// FPU_top_level
module FPU_top_level
(
 input 	       clk,
 input 	       nrst,
 input  [31:0] floating_point1,
 input  [31:0] floating_point2,
 input  [2:0]  frm,
 input  [6:0]  funct7,
 output [31:0] floating_point_out,
 output [4:0]  flags
 );
Settings: LEC_CHECK=0, ABC_AREA=1, CAP_MARGIN=0, CORE_ASPECT_RATIO=0.5, CORE_MARGIN=2, CORE_UTILIZATION=40, CTS_CLUSTER_DIAMETER=281, CTS_CLUSTER_SIZE=98, PLACE_DENSITY_LB_ADDON=0.04, SETUP_SLACK_MARGIN=-0.06, SLEW_MARGIN=0; clock period 10.0 ns.
run.sh (not shown) runs the stock make flow with config.mk's settings and CLKGATE_MAP_FILE=.
Edit:
==> flow/config.mk (replaced) <==
export PLATFORM = sky130hd
export DESIGN_NAME = FPU_top_level
export DESIGN_NICKNAME = FPU_top_level
export VERILOG_FILES = /design/flow/design.v
export SDC_FILE = /design/flow/constraint.sdc
export NUM_CORES = 4
export LEC_CHECK = 0
export CAP_MARGIN = 20
export CORE_MARGIN = 2
export CORE_UTILIZATION = 72
export CTS_CLUSTER_DIAMETER = 331
export CTS_CLUSTER_SIZE = 98
export SLEW_MARGIN = 20
Result: The new run went through all stages and came out clean. Setup slack gets worse by 800 ps. Critical path depth stays the same. Area after synthesis decreases by about 5.4%. Design area decreases by about 6%. Register-to-register slack is worse by 90 ps. Hold slack stays flat. Clock-buffer cell count is lower by 1. Clock skew shrinks by 4.3 ps. Via count went down by 6.4%.
Edit:
--- a/flow/config.mk
+++ b/flow/config.mk
@@ -9,5 +9,6 @@
 export CORE_MARGIN = 2
-export CORE_UTILIZATION = 72
-export CTS_CLUSTER_DIAMETER = 331
-export CTS_CLUSTER_SIZE = 98
+export CORE_UTILIZATION = 40
+export CTS_CLUSTER_DIAMETER = 333
+export CTS_CLUSTER_SIZE = 100
 export SLEW_MARGIN = 20
+export TNS_END_PERCENT = 10
What happened:
- The changed run ran to the end with no violations
- clock skew increases by 11 ps
- die area increases by 78%
- sequential share of layout area drops by 0.12 points
Edit:
--- a/flow/config.mk
+++ b/flow/config.mk
@@ -9,6 +9,9 @@
 export CORE_MARGIN = 2
-export CORE_UTILIZATION = 40
-export CTS_CLUSTER_DIAMETER = 333
-export CTS_CLUSTER_SIZE = 100
-export SLEW_MARGIN = 20
-export TNS_END_PERCENT = 10
+export CORE_UTILIZATION = 23
+export CTS_CLUSTER_DIAMETER = 330
+export CTS_CLUSTER_SIZE = 98
+export HOLD_SLACK_MARGIN = 0.3
+export PLACE_DENSITY_LB_ADDON = 0.3
+export SETUP_SLACK_MARGIN = -0.06
+export SLEW_MARGIN = 0
+export TNS_END_PERCENT = 15
Outcome: The new run completed with no timing, DRC or antenna violations; global-route usage went down by 10 points; non-clock buffer count is higher by 22; clock-buffer cell count increases by 5; worst setup slack gets worse by 280 ps; sequential share of layout area came out lower by 0.22 points.

---

== run A ==
Starting RTL as in the previous note.
make LEC_CHECK=0 ABC_AREA=1 CAP_MARGIN=5 CORE_ASPECT_RATIO=0.91 CORE_MARGIN=2 CORE_UTILIZATION=72 CTS_CLUSTER_DIAMETER=203 CTS_CLUSTER_SIZE=99 HOLD_SLACK_MARGIN=-0.08 SETUP_SLACK_MARGIN=0.8 SLEW_MARGIN=20 TNS_END_PERCENT=10 finish   # period 6.21 ns
Status(run A) = ERROR, stage = global routing (5_1_grt)
For run B, these inputs were changed with respect to run A:
Settings: CAP_MARGIN now 20, was 5; SETUP_SLACK_MARGIN now 1.29, was 0.8; CORE_ASPECT_RATIO no longer set, was 0.91; HOLD_SLACK_MARGIN no longer set, was -0.08; CTS_CLUSTER_DIAMETER no longer set, was 203; ABC_AREA no longer set, was 1; TNS_END_PERCENT no longer set, was 10; CORE_UTILIZATION now 57, was 72; CTS_CLUSTER_SIZE no longer set, was 99; the clock period (ns, I/O delays scaled along) now 9.5, was 6.21.
--- outcome ---
- From run B to run A, count of input and output buffers did not move at all.
- Run B was carried through to the last stage, and its layout satisfied the timing, DRC and antenna checks.
- [compare] base=run A new=run B: compound-cell area share of the yosys netlist went up by 7.1 points; worst setup slack before clock tree synthesis went up by 1.73 ns.
Relative to run B, the following input files were edited for run C:
Settings: SETUP_SLACK_MARGIN now -0.38, was 1.29; CORE_UTILIZATION now 58, was 57; the clock period (ns, I/O delays scaled along) now 6.86, was 9.5.
[summary]
Run C against run B: share of the core filled with cells now larger, post-route fraction of the period consumed by the critical path now larger, final area now larger, hold slack now smaller.
Compared run C vs run B, and footprint of the multi-input gates is up in run C.
Run C finished every stage; the final checks, however, were not passed, the failures being negative setup slack.
In the reports for run C and run B, the smaller HPWL after detailed placement belongs to run B.
Input-level comparison between run D and run C:
Settings: SETUP_SLACK_MARGIN removed (was -0.38); CORE_UTILIZATION changed from 58 to 40; the clock period (ns, I/O delays scaled along) changed from 6.86 to 10.0.
==> results <==
- Run D finished all stages; the layout is clean.
- Going from run C to run D, count of buffers not belonging to the clock network in the layout shrank by more than half.
- Looking at length in cells of the worst reg-to-reg path across run D and run C, the one that comes out lower is run D.
- Diff run C -> run D: clock skew saw an increase; critical path depth saw a decrease; wire length reported by the detailed router saw a decrease; worst setup slack saw an increase.
What run E does differently from run D at the input level:
Settings: CORE_UTILIZATION now 66, was 40; the clock period (ns, I/O delays scaled along) now 7.7, was 10.0.
Findings:
Run E against run D: global-route met3 utilization increased by 11 points relative to the old numbers; fraction of the mapped netlist area in simple logic gates closely matched the old numbers.
Against run D, global-route wire length before repair in run E came out worse.
Largest incremental delay on the critical path on run E is up relative to run D.
Re relative area change from synthesis to final layout: run D was lower than run E.
Layout checks on run E: not met. Flow itself completed; violations: negative setup slack.
Looking at the reports, run D completed the entire flow and the layout it produced met the timing, DRC and antenna checks.
[run E] chip width fell 22% relative to run D
Run E reports a lower die area than run D does.
Taking run D as the reference, in run E global-route usage over all layers went up by 20 points; routed wire length went up by 14%.
Core utilization: run E higher than run D

---

== oak ==
Starting RTL as in the previous note.
clock: 10.5 ns
lec_check: 0
cap_margin: 10
cell_pad_in_sites_global_placement: 1
core_aspect_ratio: 1.59
core_margin: 2
core_utilization: 47
cts_cluster_diameter: 398
cts_cluster_size: 43
hold_slack_margin: -0.09
max_routing_layer: met4
place_density: 0.67
slew_margin: 20
tns_end_percent: 60
--- input diff oak..pine ---
- HOLD_SLACK_MARGIN: -0.09 -> unset
- CELL_PAD_IN_SITES_GLOBAL_PLACEMENT: 1 -> unset
- CORE_UTILIZATION: 47 -> 64
- CORE_ASPECT_RATIO: 1.59 -> unset
- MAX_ROUTING_LAYER: met4 -> unset
- PLACE_DENSITY: 0.67 -> unset
- TNS_END_PERCENT: 60 -> unset
- CTS_CLUSTER_SIZE: 43 -> 97
- CTS_CLUSTER_DIAMETER: 398 -> unset
- CAP_MARGIN: 10 -> 20
- the clock period (ns, I/O delays scaled along): 10.5 -> 6.55
[summary]
The sole clean run among oak and pine is oak. pine did not finish; the tool stopped in global routing with error ODB-0269. Diff oak -> pine: floorplan die width shows an increase of 7.9%, placed cell area up about 8%, overall die height lost 110 um, die area decreased by about 26% relative to the old numbers.
> inputs changed (pine -> birch)
- changing CTS_CLUSTER_SIZE from 97 to 100
- changing CORE_UTILIZATION from 64 to 60
- changing the clock period (ns, I/O delays scaled along) from 6.55 to 5.5
### Flow results
- Summary — pre-CTS worst setup slack, birch relative to pine: lower, by 0.89 ns.
- The flow ended early for birch: it failed with a tool error in global routing.
- Count of instances resized after the clock tree is built in birch vs pine: up about 28%
- Number of synthesized register bits came out exactly the same in birch and pine.
- As far as top-level I/O count goes, birch and pine are indistinguishable; the numbers are identical.
- Comparing birch against pine, there is no change at all in post-synthesis mux area share.
- birch vs. pine: placer's final routability congestion estimate now smaller; number of post-CTS setup repair buffers now larger.
- Looking at overall die area, birch sits 3600 um2 higher than pine does.
- pine -> birch: count of unique library cells instantiated by Yosys delta 0, exact match
Here is what was changed in the inputs of maple compared with birch.
- CORE_UTILIZATION now 58, was 60
- CTS_CLUSTER_SIZE no longer set, was 100
- SETUP_SLACK_MARGIN now 1.32, previously not set
- the clock period (ns, I/O delays scaled along) now 6.55, was 5.5
Findings:
[flow] maple | stages: complete | final checks: fail | reason: negative setup slack. Summary of maple over birch: number of levels the H-tree was split into roughly the same, horizontal extent of the die higher, vertical die dimension higher, number of buffers inserted by post-CTS setup repair lower. The die of maple is larger than the one used in birch. Higher placeable core region goes to maple over birch. Between birch and maple, the sequential-to-total area share from yosys stat does not differ in any meaningful way.
Inputs modified between maple and cedar:
- CORE_UTILIZATION: 58 -> 62
- SETUP_SLACK_MARGIN: 1.32 -> unset
- CTS_CLUSTER_SIZE: unset -> 39
- the clock period (ns, I/O delays scaled along): 6.55 -> 7.48
### Flow results
- cedar had finished all stages when the layout checks came back failing, citing negative setup slack.
- Maximum number of pins on one net before global-route repair, cedar vs maple: up by more than 10%
- Changes observed in cedar relative to maple: count of buffer and inverter cells on the critical path down 1; number of setup violations in the final report down 8; combinational share of cell area up 1.8 points.

---

v6:
Starting RTL as in the previous note.
clock: 10.5 ns
lec_check: 0
cap_margin: 15
cell_pad_in_sites_global_placement: 1
core_aspect_ratio: 1.59
core_margin: 2
core_utilization: 47
cts_cluster_diameter: 224
cts_cluster_size: 43
gpl_routability_driven: 0
gpl_timing_driven: 0
max_routing_layer: met5
place_density: 0.67
slew_margin: 20
tns_end_percent: 60
v6: PASS, flow complete, no timing, DRC or antenna violations
The following lists how v7 was set up differently from v6:
# v6
export LEC_CHECK = 0
export CAP_MARGIN = 15
export CELL_PAD_IN_SITES_GLOBAL_PLACEMENT = 1
export CORE_ASPECT_RATIO = 1.59
export CORE_MARGIN = 2
export CORE_UTILIZATION = 47
export CTS_CLUSTER_DIAMETER = 224
export CTS_CLUSTER_SIZE = 43
export GPL_ROUTABILITY_DRIVEN = 0
export GPL_TIMING_DRIVEN = 0
export MAX_ROUTING_LAYER = met5
export PLACE_DENSITY = 0.67
export SLEW_MARGIN = 20
export TNS_END_PERCENT = 60
create_clock -name core_clock -period 10.5 [get_ports {clk}]
# v7
export LEC_CHECK = 0
export CAP_MARGIN = 20
export CORE_MARGIN = 2
export CORE_UTILIZATION = 59
export SLEW_MARGIN = 20
create_clock -name core_clock -period 5.18 [get_ports {clk}]
Notes after the runs:
Delta (v7 minus v6): clock sink total roughly the same; tally of buffers added on design ports higher. Maximum buffer depth of the clock tree came out lower on v7 than on v6. In the summary table, v7 is marked failed, with error ODB-0269 raised in 5_1_grt. Compared to v6, v7 was floorplanned on a smaller die. Lower post-CTS setup buffer count was reported by v6, not v7. The run showing the smaller post-cts resize count is v6.

---

FPU_top_level again, from the RTL that the note above started with.
clock: 7.67 ns
lec_check: 0
cap_margin: 20
core_margin: 2
core_utilization: 70
cts_cluster_size: 41
place_density: 0.66
setup_slack_margin: -0.55
slew_margin: 20
The baseline completed and failed the layout checks on negative setup slack.
Next try:
--- a/flow/config.mk
+++ b/flow/config.mk
@@ -9,6 +9,4 @@
 export CORE_MARGIN = 2
-export CORE_UTILIZATION = 70
-export CTS_CLUSTER_SIZE = 41
-export PLACE_DENSITY = 0.66
-export SETUP_SLACK_MARGIN = -0.55
+export CORE_UTILIZATION = 56
+export SETUP_SLACK_MARGIN = 1.53
 export SLEW_MARGIN = 20
==> flow/constraint.sdc (replaced) <==
create_clock -name core_clock -period 5.18 [get_ports {clk}]
set_input_delay 1.0360 -clock core_clock [delete_from_list [all_inputs] [get_ports {clk}]]
set_output_delay 1.0360 -clock core_clock [all_outputs]
set_load 0.01 [all_outputs]
The changed run finished but failed the layout checks on negative setup slack.
Wire length goes up by about 5%.
Setup slack gets worse by 1.9 ns.
Critical path depth goes up by 2.
Next try:
--- a/flow/config.mk
+++ b/flow/config.mk
@@ -9,4 +9,3 @@
 export CORE_MARGIN = 2
-export CORE_UTILIZATION = 56
-export SETUP_SLACK_MARGIN = 1.53
+export CORE_UTILIZATION = 53
 export SLEW_MARGIN = 20
=> The new run produced a layout that fails on negative setup slack; maximum frequency went up by a few percent; wire length went down by a few percent; flip-flop count is unchanged; die size went up by a few percent; clock-buffer cell count does not change; sequential share of layout area went up by 0.12 points; via count went down by a few percent; setup slack gains 0.33 ns; area after synthesis is unchanged.
Next try:
--- a/flow/config.mk
+++ b/flow/config.mk
@@ -9,3 +9,4 @@
 export CORE_MARGIN = 2
-export CORE_UTILIZATION = 53
+export CORE_UTILIZATION = 57
+export SETUP_SLACK_MARGIN = -0.53
 export SLEW_MARGIN = 20
==> flow/constraint.sdc (replaced) <==
create_clock -name core_clock -period 6.55 [get_ports {clk}]
set_input_delay 1.3100 -clock core_clock [delete_from_list [all_inputs] [get_ports {clk}]]
set_output_delay 1.3100 -clock core_clock [all_outputs]
set_load 0.01 [all_outputs]
Effect:
- The new run completed and failed the layout checks on negative setup slack
- final area shrinks by roughly a tenth
- worst hold slack barely changes
- setup slack improved by 1.3 ns
Next try:
--- a/flow/config.mk
+++ b/flow/config.mk
@@ -9,4 +9,3 @@
 export CORE_MARGIN = 2
-export CORE_UTILIZATION = 57
-export SETUP_SLACK_MARGIN = -0.53
+export CORE_UTILIZATION = 40
 export SLEW_MARGIN = 20
==> flow/constraint.sdc (replaced) <==
create_clock -name core_clock -period 9.33 [get_ports {clk}]
set_input_delay 1.8660 -clock core_clock [delete_from_list [all_inputs] [get_ports {clk}]]
set_output_delay 1.8660 -clock core_clock [all_outputs]
set_load 0.01 [all_outputs]
Result:
- Now the flow finished clean
- setup slack gets better by 1.4 ns
- core utilization falls by 24 points
- critical path depth rises by 5
Next try:
--- a/flow/config.mk
+++ b/flow/config.mk
@@ -9,3 +9,3 @@
 export CORE_MARGIN = 2
-export CORE_UTILIZATION = 40
+export CORE_UTILIZATION = 53
 export SLEW_MARGIN = 20
Effect:
- worst setup slack gets worse by 0.12 ns
- utilization increases by 14 points
- non-clock buffer count decreases by 41
- global-route usage is higher by 9.9 points
- wire length went up by a few percent
- die size drops by a quarter to a third
- cell area decreases slightly

---

Starting RTL as in the previous note.
==> flow/design.v (excerpt) <==
module FPU_top_level
(
 input 	       clk,
 input 	       nrst,
 input  [31:0] floating_point1,
 input  [31:0] floating_point2,
 input  [2:0]  frm,
 input  [6:0]  funct7,
 output [31:0] floating_point_out,
 output [4:0]  flags
 );
clock: 7.48 ns
lec_check: 0
cap_margin: 20
core_margin: 2
core_utilization: 66
cts_cluster_diameter: 364
cts_cluster_size: 39
max_routing_layer: met4
slew_margin: 20
The starting point failed in global routing.
Then changed:
Settings changed: CTS_CLUSTER_DIAMETER 364 to default, CTS_CLUSTER_SIZE 39 to default, MAX_ROUTING_LAYER met4 to default, SETUP_SLACK_MARGIN from default to -0.55.
Clock period 7.48 ns to 7.67 ns, I/O delays scaled along.
What happened: Now the flow completed, yet does not pass: setup timing; die size is unchanged; synthesized area does not change; synthesized cell count does not change.
Then changed:
Settings changed: CTS_CLUSTER_DIAMETER from default to 254, SETUP_SLACK_MARGIN -0.55 to -0.43.
Clock period 7.67 ns to 7.32 ns, I/O delays scaled along.
The new run ran to the end with violations: setup timing.
Cell area climbs by 0.56%.
Via count went up by 2.3%.
Critical path depth climbs by 2.
Flip-flop count is unchanged.
Worst setup slack got worse by 150 ps.
Then changed:
Settings changed: CAP_MARGIN 20 to 10, HOLD_SLACK_MARGIN from default to -0.08, TNS_END_PERCENT from default to 5.
Outcome: The new run finished but fails on setup timing. Routed wire length is lower by about 1.7%. Clock skew is about the same. Core utilization went down by 0.25 points. Setup slack improved by 80 ps. Die area does not change. Final cell count barely changes. Hold slack hardly moves. Cell area decreases by about 0.3%.
